Design c6502, start of the top module:
module c6502
(
    input               clock,
    input               ce,
    input               reset_n,
    output      [15:0]  address,
    input       [ 7:0]  in,
    output reg  [ 7:0]  out,
    output reg          we
);
export LEC_CHECK = 0
export CAP_MARGIN = 0
export CORE_MARGIN = 2
export CORE_UTILIZATION = 72
export CTS_CLUSTER_DIAMETER = 362
export CTS_CLUSTER_SIZE = 72
export PLACE_DENSITY_LB_ADDON = 0.0
export SLEW_MARGIN = 20
create_clock -name core_clock -period 6.99 [get_ports {clock}]
run.sh (not shown) runs the stock make flow with config.mk's settings and CLKGATE_MAP_FILE=.
The starting point went through all stages and came out clean.
Rerun with:
--- a/flow/config.mk
+++ b/flow/config.mk
@@ -6,9 +6,11 @@
 export NUM_CORES = 4
 export LEC_CHECK = 0
+export ABC_AREA = 1
 export CAP_MARGIN = 0
+export CORE_ASPECT_RATIO = 1.37
 export CORE_MARGIN = 2
 export CORE_UTILIZATION = 72
-export CTS_CLUSTER_DIAMETER = 362
-export CTS_CLUSTER_SIZE = 72
-export PLACE_DENSITY_LB_ADDON = 0.0
+export CTS_CLUSTER_SIZE = 10
+export PLACE_DENSITY = 0.38
+export SETUP_SLACK_MARGIN = 0.24
 export SLEW_MARGIN = 20
==> flow/constraint.sdc (replaced) <==
create_clock -name core_clock -period 4.23 [get_ports {clock}]
set_input_delay 0.8460 -clock core_clock [delete_from_list [all_inputs] [get_ports {clock}]]
set_output_delay 0.8460 -clock core_clock [all_outputs]
set_load 0.01 [all_outputs]
Effect: The new run never finished: it broke off in 5_1_grt (GRT-0116); die area barely changes; area after synthesis hardly moves; synthesized cell count goes up by 19%.
Rerun with:
==> flow/config.mk (replaced) <==
export PLATFORM = sky130hd
export DESIGN_NAME = c6502
export DESIGN_NICKNAME = c6502
export VERILOG_FILES = /design/flow/design.v
export SDC_FILE = /design/flow/constraint.sdc
export NUM_CORES = 4
export LEC_CHECK = 0
export ABC_AREA = 1
export CAP_MARGIN = 20
export CORE_MARGIN = 2
export CORE_UTILIZATION = 71
export PLACE_DENSITY_LB_ADDON = 0.02
export SLEW_MARGIN = 20
export TNS_END_PERCENT = 5
==> flow/constraint.sdc (replaced) <==
create_clock -name core_clock -period 4.02 [get_ports {clock}]
set_input_delay 0.8040 -clock core_clock [delete_from_list [all_inputs] [get_ports {clock}]]
set_output_delay 0.8040 -clock core_clock [all_outputs]
set_load 0.01 [all_outputs]
Outcome:
- This time the run went through all stages and came out clean
- synthesized area stays the same
- synthesized cell count is unchanged
- die area rises slightly
Rerun with:
--- a/flow/config.mk
+++ b/flow/config.mk
@@ -7,8 +7,10 @@
 export LEC_CHECK = 0
 export ABC_AREA = 1
-export CAP_MARGIN = 20
+export CAP_MARGIN = 0
 export CORE_MARGIN = 2
 export CORE_UTILIZATION = 71
+export CTS_CLUSTER_SIZE = 15
 export PLACE_DENSITY_LB_ADDON = 0.02
+export SETUP_SLACK_MARGIN = 0.57
 export SLEW_MARGIN = 20
 export TNS_END_PERCENT = 5
What happened: Hold slack is about the same; via count is higher by a few percent; clock-buffer cell count does not change; first-iteration DRC count is higher by well over a third; die area is unchanged; maximum frequency hardly moves; setup slack improved by 6.2 ps; routed wire length is higher by roughly a tenth.

* * *

The RTL this note starts from:
==> flow/design.v <==
module c6502
(
    input               clock,
    input               ce,
    input               reset_n,
    output      [15:0]  address,
    input       [ 7:0]  in,
    output reg  [ 7:0]  out,
    output reg          we
);
assign address = cp ? ab : pc;
localparam
    LDC = 0,
    ZP  = 1,    ZPX = 2,    ZPY = 3,
    ABS = 4,    ABX = 5,    ABY = 6,    ABZ = 7,
    IX  = 8,    IX2 = 9,    IX3 = 10,
    IY  = 11,   IY2 = 12,   IY3 = 13,
    RUN = 14,   BRA = 15,
    JP1 = 16,   JP2 = 17,
    JND = 18,   TRM = 19,   POP = 20,   JSR = 21,
    RTS = 22;
localparam
    ORA = 0,    AND = 1,    EOR = 2,    ADC = 3,
    STA = 4,    LDA = 5,    CMP = 6,    SBC = 7,
    ASL = 8,    ROL = 9,    LSR = 10,   ROR = 11,
    BIT = 13,   DEC = 14,   INC = 15;
localparam
    DST_A = 0,  DST_X = 1,  DST_Y = 2,  DST_S = 3,
    SRC_D = 0,  SRC_X = 1,  SRC_Y = 2,  SRC_A = 3;
reg [ 7:0]  a, x, y, s, p;
reg         cp;
reg [ 4:0]  t;           
reg [ 2:0]  m;           
reg [15:0]  ab, pc;
reg [ 7:0]  op, w;       
reg [ 3:0]  alu;         
reg [ 1:0]  dst, src;
wire [8:0] zpx = in + x;
wire [8:0] zpy = in + y;
wire [3:0] bra = {p[1], p[0], p[6], p[7]};  
wire [7:0] sn  = s + 1;
always @(posedge clock)
if (reset_n == 1'b0) begin
    p  <= 8'b01100001;
    t  <= 1'b0;
    cp <= 1'b0;
    pc <= 16'h0000;
    a  <= 8'h80;
    x  <= 8'hFE;
    y  <= 8'hDA;
    s  <= 8'h00;
    we <= 1'b0;
end
else if (ce) begin
    we  <= 1'b0;
    case (t)
    LDC: begin
        pc  <= pc + 1;
        m   <= 0;
        op  <= in;
        dst <= DST_A;
        src <= SRC_D;
        casex (in)
        8'b010_011_00: t <= JP1;  
        8'b011_011_00: t <= JND;  
        8'b001_000_00: t <= JSR;  
        8'b011_000_00: t <= RTS;  
        8'bxxx_000_x1: t <= IX;
        8'bxxx_010_x1,
        8'b1xx_000_x0: t <= RUN;  
        8'bxxx_100_x1: t <= IY;
        8'bxxx_110_x1: t <= ABY;
        8'bxxx_001_xx: t <= ZP;
        8'bxxx_011_xx,
        8'b001_000_00: t <= ABS;
        8'b10x_101_1x: t <= ZPY;
        8'bxxx_101_xx: t <= ZPX;
        8'b10x_111_1x: t <= ABY;
        8'bxxx_111_xx: t <= ABX;
        8'bxxx_100_00: t <= BRA;
        default:       t <= RUN;
        endcase
        casex (in)
        8'bxxx_xxx_01: begin alu <= in[7:5]; end
        8'b100_xx1_x0: begin alu <= STA; end
        8'b101_xx1_x0,
        8'b101_000_x0,
        8'b101_010_00,
        8'b10x_010_10,
        8'b100_110_00: begin alu <= LDA; end
        8'b11x_000_00,
        8'b11x_xx1_00: begin alu <= CMP; end
        8'b001_0x1_00: begin alu <= BIT; end
        8'b110_xx1_10,
        8'b100_010_00,
        8'b110_010_10: begin alu <= DEC; end
        8'b111_xx1_10,
        8'b11x_010_00: begin alu <= INC; end
        8'b00x_110_00: begin p[0] <= in[5]; t <= LDC; end  
        8'b01x_110_00: begin p[2] <= in[5]; t <= LDC; end  
        8'b101_110_00: begin p[6] <= 1'b0;  t <= LDC; end  
        8'b11x_110_00: begin p[3] <= in[5]; t <= LDC; end  
        8'b0xx_010_10: begin alu <= {1'b1, in[7:5]}; src <= SRC_A; end
        8'b0xx_xx1_10: begin alu <= {1'b1, in[7:5]}; end
        8'b111_010_10: begin t <= LDC; end
        8'b100_110_10: begin t <= LDC; s <= x; end
        8'b101_110_10: begin x <= s; p[7] <= s[7]; p[1] <= s == 0; t <= LDC; end
        8'b0x0_010_00: begin
            t   <= TRM;
            we  <= 1;
            cp  <= 1;
            out <= in[6] ? a : (p | 8'h30);
            ab  <= {8'h01, s};
            s   <= s - 1;
        end
        8'b0x1_010_00: begin t <= POP; cp <= 1; ab <= {8'h01, sn}; s <= sn; end
        8'b011_000_00: begin cp <= 1; ab <= {8'h01, sn}; end
        endcase
        casex (in)
        8'h86, 8'hA6, 8'hB6, 8'h96, 8'h8E, 8'hAE,
        8'hBE, 8'hA2, 8'hCA, 8'hE8, 8'h9A,
        8'hE0, 8'b111_xx1_00:
            dst <= DST_X;
        8'hA0, 8'h84, 8'hA4, 8'h88, 8'hC8,
        8'h8C, 8'hAC, 8'h94, 8'hB4, 8'hBC,
        8'hC0, 8'b110_xx1_00:
            dst <= DST_Y;
        endcase
        case (in)
        8'hE8, 8'hCA, 8'h8A: src <= SRC_X;  
        8'h88, 8'hC8, 8'h98: src <= SRC_Y;  
        8'hA8, 8'hAA: src <= SRC_A;  
        endcase
    end
    ZP:  begin t <= RUN; ab <= in;       cp <= 1; pc <= pc + 1; end
    ZPX: begin t <= RUN; ab <= zpx[7:0]; cp <= 1; pc <= pc + 1; end
    ZPY: begin t <= RUN; ab <= zpy[7:0]; cp <= 1; pc <= pc + 1; end
    ABS: begin t <= ABZ; pc <= pc + 1; ab <= in; end
    ABX: begin t <= ABZ; pc <= pc + 1; ab <= zpx; end
    ABY: begin t <= ABZ; pc <= pc + 1; ab <= zpy; end
    ABZ: begin t <= RUN; pc <= pc + 1; ab[15:8] <= ab[15:8] + in; cp <= 1; end
    IX:  begin t <= IX2; pc <= pc + 1; cp <= 1; ab <= zpx[7:0]; end
    IY:  begin t <= IY2; pc <= pc + 1; cp <= 1; ab <= in; end
    IX2: begin t <= IX3; w  <= in; ab[7:0] <= ab[7:0] + 1; end
    IY2: begin t <= IY3; w  <= in; ab[7:0] <= ab[7:0] + 1; end
    IX3: begin t <= RUN; ab <= {in, w}; end
    IY3: begin t <= RUN; ab <= {in, w} + y; end
    BRA: begin t <= LDC; pc <= pc + 1 + ((bra[op[7:6]] == op[5]) ? {{8{in[7]}}, in[7:0]} : 0); end
    JP1: begin t <= JP2; pc <= pc + 1; w <= in; end
    JP2: begin t <= LDC; pc <= {in, w}; end
    JND: case (m)
        0: begin m <= 1;   ab[ 7:0] <= in; pc <= pc + 1; end
        1: begin m <= 2;   ab[15:8] <= in; pc <= pc + 1; cp <= 1; end
        2: begin m <= 3;   pc[ 7:0] <= in; ab[7:0] <= ab[7:0] + 1; end
        3: begin t <= LDC; pc[15:8] <= in; cp <= 0; end
    endcase
    POP: begin t <= LDC; cp <= 0; if (op[6]) begin a <= in; p[7] <= in[7]; p[1] <= in == 0; end else p <= in; end
    JSR: case (m)
        0: begin m <= 1; w  <= in; pc <= pc + 1; end
        1: begin m <= 2; we <= 1; out <= pc[15:8]; ab      <= {8'h01, s};  pc[15:8] <= in; cp <= 1;end
        2: begin m <= 3; we <= 1; out <= pc[ 7:0]; ab[7:0] <= ab[7:0] - 1; pc[7:0]  <= w;  end
        3: begin t <= LDC; cp <= 0; s <= s - 2; end
    endcase
    RTS: case (m)
        0: begin m <= 1;   pc[7:0] <= in; ab[7:0] <= ab[7:0] + 1; end
        1: begin t <= LDC; pc <= {in, pc[7:0]} + 1; s <= s + 2; cp <= 0; end
    endcase
    RUN: begin
        cp <= 0;
        t  <= LDC;
        casex (op) 8'bxxx_010_x1, 8'b1xx_000_x0: pc <= pc + 1; endcase
        casex (op)
            8'b100_xxx_01,
            8'b100_xx1_x0: begin t <= TRM; out <= R; we <= 1'b1; cp <= 1'b1; end
            8'bxxx_xxx_01,
            8'b0xx_010_10,
            8'b100_010_10,
            8'b100_110_00: begin a <= R; p <= F; end
            8'b101_xx1_00,
            8'b101_000_00,
            8'b1x0_010_00,
            8'b101_010_00: begin y <= R; p <= F; end
            8'b101_xx1_10,
            8'b101_000_10,
            8'b111_010_00,
            8'b110_010_10,
            8'b101_010_10: begin x <= R; p <= F; end
            8'b0xx_xx1_10,
            8'b11x_xx1_10: begin t <= TRM; out <= R; we <= 1'b1; cp <= 1'b1; p <= F; end
            8'b110_xxx_01,
            8'b11x_000_00,
            8'b11x_xx1_00,
            8'b001_0x1_00: begin p <= F; end
        endcase
    end
    TRM: begin cp <= 0; t <= LDC; end
    endcase
end
wire [7:0] op1 =
    dst == DST_A ? a :
    dst == DST_X ? x :
    dst == DST_Y ? y : s;
wire [7:0] op2 =
    src == SRC_A ? a :
    src == SRC_X ? x :
    src == SRC_Y ? y : in;
wire [8:0] R =
    alu == ORA ? op1 | op2 :
    alu == AND ? op1 & op2 :
    alu == EOR ? op1 ^ op2 :
    alu == ADC ? op1 + op2 + cin :
    alu == STA ? op1 :
    alu == LDA ? op2 :
    alu == CMP ? op1 - op2 :
    alu == SBC ? op1 - op2 - !cin :
    alu == ASL ? {op2[6:0], 1'b0} :
    alu == ROL ? {op2[6:0], cin} :
    alu == LSR ? {1'b0, op2[7:1]} :
    alu == ROR ? {cin, op2[7:1]} :
    alu == BIT ? op1 & op2 :
    alu == DEC ? op2 - 1 :
    alu == INC ? op2 + 1 : 0;
wire sign  =  R[7];         
wire zero  = ~|R[7:0];      
wire oadc  = (op1[7] ^ op2[7] ^ 1'b1) & (op1[7] ^ R[7]);
wire osbc  = (op1[7] ^ op2[7] ^ 1'b0) & (op1[7] ^ R[7]);
wire cin   =  p[0];
wire carry =  R[8];
wire [7:0] F =
    alu == ADC ? {sign, oadc, p[5:2], zero,  carry} :
    alu == CMP ? {sign,       p[6:2], zero, ~carry} :
    alu == SBC ? {sign, osbc, p[5:2], zero, ~carry} :
    alu == ASL || alu == ROL ? {sign, p[6:2], zero, op2[7]} :
    alu == LSR || alu == ROR ? {sign, p[6:2], zero, op2[0]} :
    alu == BIT ? {op2[7:6], p[5:2], zero, p[0]} :
                 {sign,     p[6:2], zero, p[0]};
endmodule
Settings: LEC_CHECK=0, CAP_MARGIN=0, CELL_PAD_IN_SITES_GLOBAL_PLACEMENT=0, CORE_MARGIN=2, CORE_UTILIZATION=72, CTS_CLUSTER_DIAMETER=356, CTS_CLUSTER_SIZE=47, GPL_TIMING_DRIVEN=1, MAX_ROUTING_LAYER=met5, PLACE_DENSITY_LB_ADDON=0.0, SETUP_SLACK_MARGIN=0.23, SLEW_MARGIN=25, TNS_END_PERCENT=5; clock period 4.03 ns.
The baseline ran to the end with violations: negative setup slack.
Next try:
Settings changed: CAP_MARGIN 0 to 20, CELL_PAD_IN_SITES_GLOBAL_PLACEMENT 0 to default, CTS_CLUSTER_DIAMETER 356 to default, CTS_CLUSTER_SIZE 47 to 72, GPL_TIMING_DRIVEN 1 to default, MAX_ROUTING_LAYER met5 to default, SETUP_SLACK_MARGIN 0.23 to 2.04, SLEW_MARGIN 25 to 20.
Clock period 4.03 ns to 6.99 ns, I/O delays scaled along.
With this change the flow produced a clean layout; worst setup slack gains 1.9 ns; synthesized area does not change; wire length shrinks by 2.4%; cell area shrinks by 7.4%; critical path depth shrinks by 1; via count shrinks by 3.8%; non-clock buffer count shrinks by 153.
Next try:
Settings changed: CORE_UTILIZATION 72 to 54, CTS_CLUSTER_DIAMETER from default to 226, CTS_CLUSTER_SIZE 72 to 98, PLACE_DENSITY from default to 0.37, PLACE_DENSITY_LB_ADDON 0.0 to default, SETUP_SLACK_MARGIN 2.04 to 2.73, TNS_END_PERCENT 5 to default.
Clock period 6.99 ns to 10.0 ns, I/O delays scaled along.
Result:
- core utilization decreases by 21 points
- routed wire length drops by about 1.6%
- final cell count rose by about 4.6%
- final area fell by about 0.9%
- non-clock buffer count goes down by 3
- first-iteration DRC count fell by about 30%
- power decreases by 34%
- die size increases by about 32%
- clock-buffer cell count falls by 1
- synthesized cell count does not change
Next try:
Settings changed: CORE_UTILIZATION 54 to 72, CTS_CLUSTER_DIAMETER 226 to default, CTS_CLUSTER_SIZE 98 to default, PLACE_DENSITY 0.37 to default, PLACE_DENSITY_LB_ADDON from default to 0.0, SETUP_SLACK_MARGIN 2.73 to default.
Clock period 10.0 ns to 6.99 ns, I/O delays scaled along.
Effect:
- final area shrinks by 1.1%
- power climbs by 42%
- area after synthesis does not change
- utilization is higher by 19 points
- worst setup slack is worse by 2.2 ns
- count of clock-buffer cells in the layout grows by 1
Next try:
Settings changed: CORE_ASPECT_RATIO from default to 0.5, CTS_CLUSTER_SIZE from default to 72, SETUP_SLACK_MARGIN from default to 2.04.
After rerunning: The changed run ran to the end with no violations. Combinational power is higher by about 7%. Sequential power is lower by about 0.8%. Cell area is higher by 1.9%. Final cell count is higher by 1.6%.

* * *

Starts from the design.v that is shown in full above.
Settings: LEC_CHECK=0, ABC_AREA=1, CAP_MARGIN=0, CORE_MARGIN=2, CORE_UTILIZATION=72, PLACE_DENSITY_LB_ADDON=0.01, SETUP_SLACK_MARGIN=1.18, SLEW_MARGIN=20, TNS_END_PERCENT=5; clock period 4.02 ns.
The first run never finished: it broke off in 5_1_grt.
Rerun with:
==> flow/config.mk (replaced) <==
export PLATFORM = sky130hd
export DESIGN_NAME = c6502
export DESIGN_NICKNAME = c6502
export VERILOG_FILES = /design/flow/design.v
export SDC_FILE = /design/flow/constraint.sdc
export NUM_CORES = 4
export LEC_CHECK = 0
export CAP_MARGIN = 20
export CORE_MARGIN = 2
export CORE_UTILIZATION = 40
export SLEW_MARGIN = 20
==> flow/constraint.sdc (replaced) <==
create_clock -name core_clock -period 7.24 [get_ports {clock}]
set_input_delay 1.4480 -clock core_clock [delete_from_list [all_inputs] [get_ports {clock}]]
set_output_delay 1.4480 -clock core_clock [all_outputs]
set_load 0.01 [all_outputs]
The changed run ran to the end with no violations.
Area after synthesis stays flat.
Die area came out higher by 78%.
Synthesized cell count came out lower by 16%.
Rerun with:
--- a/flow/config.mk
+++ b/flow/config.mk
@@ -9,3 +9,6 @@
 export CORE_MARGIN = 2
-export CORE_UTILIZATION = 40
+export CORE_UTILIZATION = 72
+export CTS_CLUSTER_SIZE = 72
+export PLACE_DENSITY_LB_ADDON = 0.0
+export SETUP_SLACK_MARGIN = 2.04
 export SLEW_MARGIN = 20
==> flow/constraint.sdc (replaced) <==
create_clock -name core_clock -period 6.99 [get_ports {clock}]
set_input_delay 1.3980 -clock core_clock [delete_from_list [all_inputs] [get_ports {clock}]]
set_output_delay 1.3980 -clock core_clock [all_outputs]
set_load 0.01 [all_outputs]
The changed run produced a clean layout.
Final area rose by 0.33%.
Global-route usage rose by 23 points.
Sequential cell count is unchanged.
Via count rose by 9.6%.
Worst setup slack improves by 1.1 ns.
Power rose by 10%.
Count of clock-buffer cells in the layout fell by 6.
Die area fell by 44%.
Worst hold slack degrades by 0.0074 ns.
Register-to-register slack improves by 0.39 ns.
Rerun with:
--- a/flow/config.mk
+++ b/flow/config.mk
@@ -9,6 +9,3 @@
 export CORE_MARGIN = 2
-export CORE_UTILIZATION = 72
-export CTS_CLUSTER_SIZE = 72
-export PLACE_DENSITY_LB_ADDON = 0.0
-export SETUP_SLACK_MARGIN = 2.04
+export CORE_UTILIZATION = 63
 export SLEW_MARGIN = 20
==> flow/constraint.sdc (replaced) <==
create_clock -name core_clock -period 4.49 [get_ports {clock}]
set_input_delay 0.8980 -clock core_clock [delete_from_list [all_inputs] [get_ports {clock}]]
set_output_delay 0.8980 -clock core_clock [all_outputs]
set_load 0.01 [all_outputs]
=>
- setup slack gets worse by 2.0 ns
- die area came out higher by about 14%
- core utilization came out lower by 7.9 points
- power increases by 57%
- clock skew barely changes
- clock-buffer cell count climbs by 1
Power and IR drop assume default switching activity.
